== tundra ==
## WorkingFinal
module WorkingFinal(input clk, input reset, input wire[15:0] mem_rdata, output wire[15:0] mem_addr, output wire[15:0] mem_wdata, output wire mem_we, output wire halt);
	wire[15:0] MemOut, IRout, AluOutLo, AluOutHi, ALUInA, ALUInB, ALUInC, PCin, PCout, MemAddr, OutBusB, DMRout, RegWD1;
	wire ccpcwrite, ccirwrite, ccA, ccB, ccw1;
	wire[2:0] ccC, RFinB, curstate;
	wire[3:0] opcodereg, ccaluop;
	wire[15:0] LOout,Bout, RegWD2,OutBusA,OutBusC,Aout,Cout,PCSrcIn1,AluSrcCIn1,AluSrcCIn2,AluSrcCIn3,AluSrcCIn4;
	wire wNZ, wire1, PCwrite1,ccw2,ccpcwritecond,cciord,ccmemread,ccmemwrite,ccpcinit;
	wire[1:0] ccpcsource,ccmemtoreg;
	ctrlckt  cc (clk,reset,IRout[15:12],ccw1,ccw2,ccpcwritecond,ccpcwrite,cciord,ccmemread,ccmemwrite,ccmemtoreg,ccirwrite,ccA,ccB,ccC,ccpcsource,ccaluop,ccpcinit,opcodereg,curstate);
	and(wire1,ccpcwritecond,wNZ);
	or(PCwrite1,wire1,ccpcwrite);
	Register PC (PCin,16'd0,PCout,PCwrite1,ccpcinit,clk);
	Mux2to1 IorD (cciord,PCout,LOout,MemAddr);
	assign mem_addr = MemAddr;
	assign mem_wdata = Bout;
	assign mem_we = ccmemwrite;
	assign MemOut = mem_rdata;
	assign halt = (curstate == 3'b010) && (IRout[15:13] == 3'b111);
	IRlt ir1(clk,MemOut,ccirwrite,IRout);
	Register DMR(MemOut,16'd0,DMRout,1'b1,1'b0,clk);
	Mux4to1 MemToReg(ccmemtoreg,DMRout,LOout,PCout,16'd1,RegWD1);
	Mux4to1_3bit m4to13bit (IRout[5:3],IRout[11:9],IRout[15:14],RFinB);
	RegFile rfile1 (IRout[8:6],RFinB,IRout[2:0],IRout[11:9],RegWD1,RegWD2,OutBusA,OutBusB,OutBusC,ccw1,ccw2,clk);
	Register RegAluSrcA(OutBusA,16'd0,Aout,1'b1,1'b0,clk);
	Register RegAluSrcB(OutBusB,16'd0,Bout,1'b1,1'b0,clk);
	Register RegAluSrcC(OutBusC,16'd0,Cout,1'b1,1'b0,clk);
	shiftconcat conc (PCout,IRout[11:0],PCSrcIn1);
	Sext6b s6b (IRout[5:0], AluSrcCIn2);
	shift1 sh1 (AluSrcCIn2,AluSrcCIn1);
	Sext3b s3b (IRout[2:0], AluSrcCIn3);
	Zext6b z6b (IRout[5:0],AluSrcCIn4);
	Mux2to1 AluSrcA(ccA, PCout, Aout, ALUInA);
	Mux2to1 AluSrcB(ccB, 16'd2, Bout,ALUInB);
	Mux5to1 AluSrcC(ccC, Cout, AluSrcCIn1, AluSrcCIn2, AluSrcCIn3, AluSrcCIn4, ALUInC);
	ALU alu (ccaluop, ALUInA,ALUInB,ALUInC, AluOutLo,AluOutHi,wNZ);
  ...
==> flow/config.mk <==
export PLATFORM = sky130hd
export DESIGN_NAME = WorkingFinal
export DESIGN_NICKNAME = WorkingFinal
export VERILOG_FILES = /design/flow/design.v
export SDC_FILE = /design/flow/constraint.sdc
export NUM_CORES = 4
export LEC_CHECK = 0
export ABC_AREA = 1
export CAP_MARGIN = 10
export CELL_PAD_IN_SITES_DETAIL_PLACEMENT = 0
export CELL_PAD_IN_SITES_GLOBAL_PLACEMENT = 0
export CORE_MARGIN = 3
export CORE_UTILIZATION = 65
export CTS_CLUSTER_SIZE = 80
export GPL_ROUTABILITY_DRIVEN = 0
export HOLD_SLACK_MARGIN = 0.05
export SLEW_MARGIN = 10
==> flow/constraint.sdc <==
create_clock -name core_clock -period 25.9 [get_ports {clk}]
set_input_delay 5.1800 -clock core_clock [delete_from_list [all_inputs] [get_ports {clk}]]
set_output_delay 5.1800 -clock core_clock [all_outputs]
set_load 0.01 [all_outputs]
run.sh (not shown) runs the stock make flow with config.mk's settings and CLKGATE_MAP_FILE=.
tundra did not run to completion, as it errored out during 5_1_grt.
#### Input delta (amber over tundra)
- a change of CORE_MARGIN from 3 to 2
- a deleted GPL_ROUTABILITY_DRIVEN that had been 0
- a deleted CELL_PAD_IN_SITES_DETAIL_PLACEMENT that had been 0
- an added SETUP_SLACK_MARGIN of 5.0
- a deleted ABC_AREA that had been 1
- a change of SLEW_MARGIN from 10 to 20
- a deleted CTS_CLUSTER_SIZE that had been 80
- a deleted CELL_PAD_IN_SITES_GLOBAL_PLACEMENT that had been 0
- a change of CAP_MARGIN from 10 to 20
- a deleted HOLD_SLACK_MARGIN that had been 0.05
- a change of the clock period (ns, I/O delays scaled along) from 25.9 to 19.3
[summary]
Taking tundra as the reference, in amber compound-cell area share of the yosys netlist increased 7.0 points; synthesized area now sits higher; per-instance average area after synthesis rose about 17%; share of cell area taken by muxes after synthesis now sits higher. amber and tundra: no clean run. No final results exist for amber, since it was stopped by error GRT-0232 during 5_1_grt.
--- input diff amber..violet ---
- SETUP_SLACK_MARGIN: 5.0 -> unset
- CORE_UTILIZATION: 65 -> 49
- the clock period (ns, I/O delays scaled along): 19.3 -> 29.0
[summary]
- On number of buffers on the longest clock path, violet and amber are basically level.
- Summary of violet over amber: total of hold buffers inserted after clock tree synthesis has remained practically unchanged, floorplan utilization has decreased, cell total after placement has decreased, overall chip area has increased, number of buffers created by CTS has increased.
- FAIL amber @ 5_1_grt: tool exited with error
- violet ran to completion and came out clean on the timing, design-rule and antenna checks.
- Of violet and amber, the run reporting the higher die height was violet.
- Compared with amber, violet degrades area of the core.
- Synthesized cell count: violet vs amber — no meaningful difference
- Area of placed instances was higher in the run labelled amber.
Setup changes, violet to nickel
- changing CORE_UTILIZATION from 49 to 40
- changing the clock period (ns, I/O delays scaled along) from 29.0 to 30.0
Findings:
- nickel finished all stages; the layout is clean.
- Comparing the two runs side by side, nickel comes out behind violet on full die area.
- Diff violet -> nickel: non-clock buffer area fraction after layout shrank by 0.62 points, H-tree depth reported by CTS held steady, placed instance count grew by about 3.7%, design area shrank by 0.85%.
- Of the two values seen for cell with the largest stage delay on the worst path, sky130_fd_sc_hd__or4_4 was produced by nickel and sky130_fd_sc_hd__or4b_2 by violet.
- STATUS via count: nickel wins against violet
- Wire: nickel routes more than violet
- In the flow results for violet and nickel, the tap cell instance count is larger on nickel.

* * *

WorkingFinal again, from the RTL that the note above started with.
export LEC_CHECK = 0
export ABC_AREA = 0
export CAP_MARGIN = 10
export CELL_PAD_IN_SITES_DETAIL_PLACEMENT = 0
export CELL_PAD_IN_SITES_GLOBAL_PLACEMENT = 1
export CORE_MARGIN = 3
export CORE_UTILIZATION = 57
export CTS_CLUSTER_SIZE = 80
export GPL_ROUTABILITY_DRIVEN = 0
export HOLD_SLACK_MARGIN = 0.05
export PLACE_DENSITY_LB_ADDON = 0.23
export SLEW_MARGIN = 10
create_clock -name core_clock -period 66.4 [get_ports {clk}]
Change:
ABC_AREA = 1   (was 0)
CORE_UTILIZATION = 55   (was 57)
clock period = 25.9 ns   (was 66.4 ns; I/O delays follow)
=> The changed run completed, yet does not pass: negative setup slack. Utilization went up by 7.8 points. Worst setup slack degrades by 33000 ps. Cell count is higher by 19%. Via count rises by 5.4%. Cell area is higher by 10%. Synthesized cell count goes up by 11%. Routed wire length grows by 2.8%.
Change:
ABC_AREA = 0   (was 1)
CELL_PAD_IN_SITES_DETAIL_PLACEMENT = 2   (was 0)
CORE_UTILIZATION = 17   (was 55)
clock period = 42.7 ns   (was 25.9 ns; I/O delays follow)
=>
- The new run completed without violations
- hold slack gains 5.5 ps
- critical path depth decreases by 122
- core utilization decreases by 50 points
- die area increases to 3.3 times its value
- area after synthesis increases by a few percent
Change:
ABC_AREA = 1   (was 0)
CELL_PAD_IN_SITES_DETAIL_PLACEMENT = 0   (was 2)
CELL_PAD_IN_SITES_GLOBAL_PLACEMENT = 3   (was 1)
CORE_ASPECT_RATIO = 0.82   (was unset)
CTS_CLUSTER_SIZE = 52   (was 80)
MAX_ROUTING_LAYER = met4   (was unset)
MIN_ROUTING_LAYER = met2   (was unset)
SLEW_MARGIN = 20   (was 10)
clock period = 28.0 ns   (was 42.7 ns; I/O delays follow)
The new run produced a clean layout.
Worst hold slack stays flat.
Wire length goes up by a little under a tenth.
Setup slack loses 6700 ps.
Critical path depth rises by 121.
Synthesized cell count rises by roughly a tenth.
Change:
CELL_PAD_IN_SITES_GLOBAL_PLACEMENT = 0   (was 3)
CORE_ASPECT_RATIO = unset   (was 0.82)
CORE_UTILIZATION = 70   (was 17)
CTS_CLUSTER_SIZE = 80   (was 52)
MAX_ROUTING_LAYER = unset   (was met4)
MIN_ROUTING_LAYER = unset   (was met2)
PLACE_DENSITY_LB_ADDON = unset   (was 0.23)
SLEW_MARGIN = 10   (was 20)
clock period = 25.9 ns   (was 28.0 ns; I/O delays follow)
=> Now the flow ended with an error in 5_1_grt. Area after synthesis stays the same. Die area drops by about 75%. Synthesized cell count stays the same.
Change:
CELL_PAD_IN_SITES_GLOBAL_PLACEMENT = 1   (was 0)
CORE_UTILIZATION = 53   (was 70)
PLACE_DENSITY = 0.43   (was unset)
clock period = 18.1 ns   (was 25.9 ns; I/O delays follow)
What happened: With this change the flow reached the layout checks and failed them: negative setup slack. Area after synthesis does not change. Die size increases by about 30%. Synthesized cell count is unchanged.

* * *

Setup of build 13:
WorkingFinal again, from the RTL that the note above started with.
Settings: LEC_CHECK=0, ABC_AREA=1, CAP_MARGIN=20, CORE_MARGIN=2, CORE_UTILIZATION=69, CTS_CLUSTER_DIAMETER=229, HOLD_SLACK_MARGIN=-0.1, MAX_ROUTING_LAYER=met4, PLACE_DENSITY=0.62, SLEW_MARGIN=20, TNS_END_PERCENT=5; clock period 17.5 ns.
Build 13: it failed during global routing (5_1_grt), and the tool reported GRT-0116.
The inputs of build 77 differ from those of build 13 as listed below.
- MAX_ROUTING_LAYER no longer set, was met4
- ABC_AREA no longer set, was 1
- TNS_END_PERCENT no longer set, was 5
- PLACE_DENSITY no longer set, was 0.62
- CTS_CLUSTER_DIAMETER no longer set, was 229
- HOLD_SLACK_MARGIN no longer set, was -0.1
- CORE_UTILIZATION now 40, was 69
- the clock period (ns, I/O delays scaled along) now 36.0, was 17.5
[summary]
Summary of the comparison: number of resized instances in the post-cts repair step is lower in build 77, relative to build 13. Between build 13 and build 77, the flow reports die outline height increasing by more than a quarter. The remaining runs in build 13 and build 77 completed every stage, whereas build 13 halted early. Taking build 13 as the reference point, the detailed placement HPWL of build 77 rises by 13%. Higher mux contribution to synthesized area was reported by build 77, not build 13. Between build 13 and build 77, standard cell area after detailed placement is lower for build 77, build 13 comes in above that. Taking build 13 as the reference, in build 77 placement row count grew by 23, post-synthesis cell count moved down. Of the two candidates, build 13 has the better area of the die and build 77 the worse one. Against build 13, synthesized area in build 77 rose by a few percent. Total cell area reported by yosys after synthesis was higher in build 77 than in build 13.

* * *

WorkingFinal again, from the RTL that the note above started with.
make LEC_CHECK=0 ABC_AREA=1 CAP_MARGIN=20 CORE_MARGIN=2 CORE_UTILIZATION=69 CTS_CLUSTER_DIAMETER=229 CTS_CLUSTER_SIZE=74 MAX_ROUTING_LAYER=met4 PLACE_DENSITY=0.36 SETUP_SLACK_MARGIN=3.98 SLEW_MARGIN=20 TNS_END_PERCENT=5 finish   # period 21.0 ns
The baseline never finished: it broke off in global routing (5_1_grt) with GRT-0232.
Then changed:
==> flow/config.mk (replaced) <==
export PLATFORM = sky130hd
export DESIGN_NAME = WorkingFinal
export DESIGN_NICKNAME = WorkingFinal
export VERILOG_FILES = /design/flow/design.v
export SDC_FILE = /design/flow/constraint.sdc
export NUM_CORES = 4
export LEC_CHECK = 0
export ABC_AREA = 1
export CAP_MARGIN = 20
export CORE_MARGIN = 2
export CORE_UTILIZATION = 71
export SLEW_MARGIN = 20
==> flow/constraint.sdc (replaced) <==
create_clock -name core_clock -period 36.0 [get_ports {clk}]
set_input_delay 7.2000 -clock core_clock [delete_from_list [all_inputs] [get_ports {clk}]]
set_output_delay 7.2000 -clock core_clock [all_outputs]
set_load 0.01 [all_outputs]
Effect: Now the flow completed with no timing, DRC or antenna violations; synthesized cell count is unchanged; synthesized area is unchanged; die size fell by a few percent.

* * *

## job 1180
WorkingFinal again, from the RTL that the note above started with.
==> flow/config.mk <==
export PLATFORM = sky130hd
export DESIGN_NAME = WorkingFinal
export DESIGN_NICKNAME = WorkingFinal
export VERILOG_FILES = /design/flow/design.v
export SDC_FILE = /design/flow/constraint.sdc
export NUM_CORES = 4
export LEC_CHECK = 0
export ABC_AREA = 0
export CAP_MARGIN = 5
export CELL_PAD_IN_SITES_DETAIL_PLACEMENT = 2
export CORE_MARGIN = 6
export CORE_UTILIZATION = 40
export CTS_CLUSTER_SIZE = 23
export MAX_ROUTING_LAYER = met5
export MIN_ROUTING_LAYER = met1
export SETUP_SLACK_MARGIN = 0.75
export SLEW_MARGIN = 40
export TNS_END_PERCENT = 25
==> flow/constraint.sdc <==
create_clock -name core_clock -period 17.2 [get_ports {clk}]
set_input_delay 3.4400 -clock core_clock [delete_from_list [all_inputs] [get_ports {clk}]]
set_output_delay 3.4400 -clock core_clock [all_outputs]
set_load 0.01 [all_outputs]
Job 1180 did not make it past detailed placement (3_5_place_dp), where a tool error ended it.
Edits applied to the flow inputs when going from job 1180 to job 4822:
- a deleted TNS_END_PERCENT that had been 25
- a deleted SETUP_SLACK_MARGIN that had been 0.75
- a deleted MAX_ROUTING_LAYER that had been met5
- a change of CAP_MARGIN from 5 to 15
- a change of CELL_PAD_IN_SITES_DETAIL_PLACEMENT from 2 to 1
- a change of CORE_MARGIN from 6 to 2
- a deleted CTS_CLUSTER_SIZE that had been 23
- a deleted ABC_AREA that had been 0
- a deleted MIN_ROUTING_LAYER that had been met1
- a change of SLEW_MARGIN from 40 to 0
- a change of the clock period (ns, I/O delays scaled along) from 17.2 to 30.0
- Job 4822 completed every stage of the flow, and the final layout passed the timing, design-rule and antenna checks.
- Compared with job 1180, in job 4822 fraction of the yosys area taken by sequential cells level; area of the placeable core moved up; width of the die lower; die area went down by about 6%; synthesized cell count held.
- The placement row count in job 4822 sits 1 above the value recorded for job 1180.
- Of job 4822 and job 1180, it is job 4822 that has the lower initial core utilization.
## Diff of input files: job 6574 against job 4822
- ABC_AREA now 1, previously not set
- CELL_PAD_IN_SITES_DETAIL_PLACEMENT no longer set, was 1
- CORE_UTILIZATION now 64, was 40
- SLEW_MARGIN now 20, was 0
- CAP_MARGIN now 20, was 15
- the clock period (ns, I/O delays scaled along) now 39.6, was 30.0
Results
Relative to job 4822, the synthesized area measured on job 6574 has decreased by a few percent.
In the metrics for job 4822 and job 6574, the one carrying the higher fmax is job 4822.
Measured against each other, job 4822 and job 6574 differ in transition time at the pin with the least slew margin, the higher figure coming from job 4822.

* * *

WorkingFinal again, from the RTL that the note above started with.
clock: 15.3 ns
lec_check: 0
abc_area: 1
cap_margin: 20
core_margin: 2
core_utilization: 72
cts_cluster_diameter: 385
cts_cluster_size: 98
slew_margin: 20
tns_end_percent: 5
The starting point failed in global routing on GRT-0232.
Edit:
ABC_AREA = unset   (was 1)
CORE_UTILIZATION = 40   (was 72)
CTS_CLUSTER_DIAMETER = unset   (was 385)
CTS_CLUSTER_SIZE = unset   (was 98)
TNS_END_PERCENT = unset   (was 5)
clock period = 29.0 ns   (was 15.3 ns; I/O delays follow)
Effect: Now the flow finished with timing, DRC and antenna clean; die size went up by 87%; synthesized cell count went down by 10%; area after synthesis went up by about 5%.
Edit:
CAP_MARGIN = 0   (was 20)
SLEW_MARGIN = 0   (was 20)
clock period = 30.0 ns   (was 29.0 ns; I/O delays follow)
Effect:
- The new run ran to the end with no violations
- worst setup slack improves by 0.13 ns
- wire length goes down by 1.2%
- final cell count goes down by 0.52%
- global-route usage goes down by 0.41 points
- maximum frequency goes down by 3.1%
- critical path depth goes down by 5
Edit:
CAP_MARGIN = 20   (was 0)
CORE_ASPECT_RATIO = 1.81   (was unset)
CORE_UTILIZATION = 66   (was 40)
MAX_ROUTING_LAYER = met4   (was unset)
SETUP_SLACK_MARGIN = 5.0   (was unset)
SLEW_MARGIN = 20   (was 0)
TNS_END_PERCENT = 5   (was unset)
This time the run did not get past global routing (GRT-0232); die area goes down by well over a third; synthesized cell count is unchanged; synthesized area stays the same.
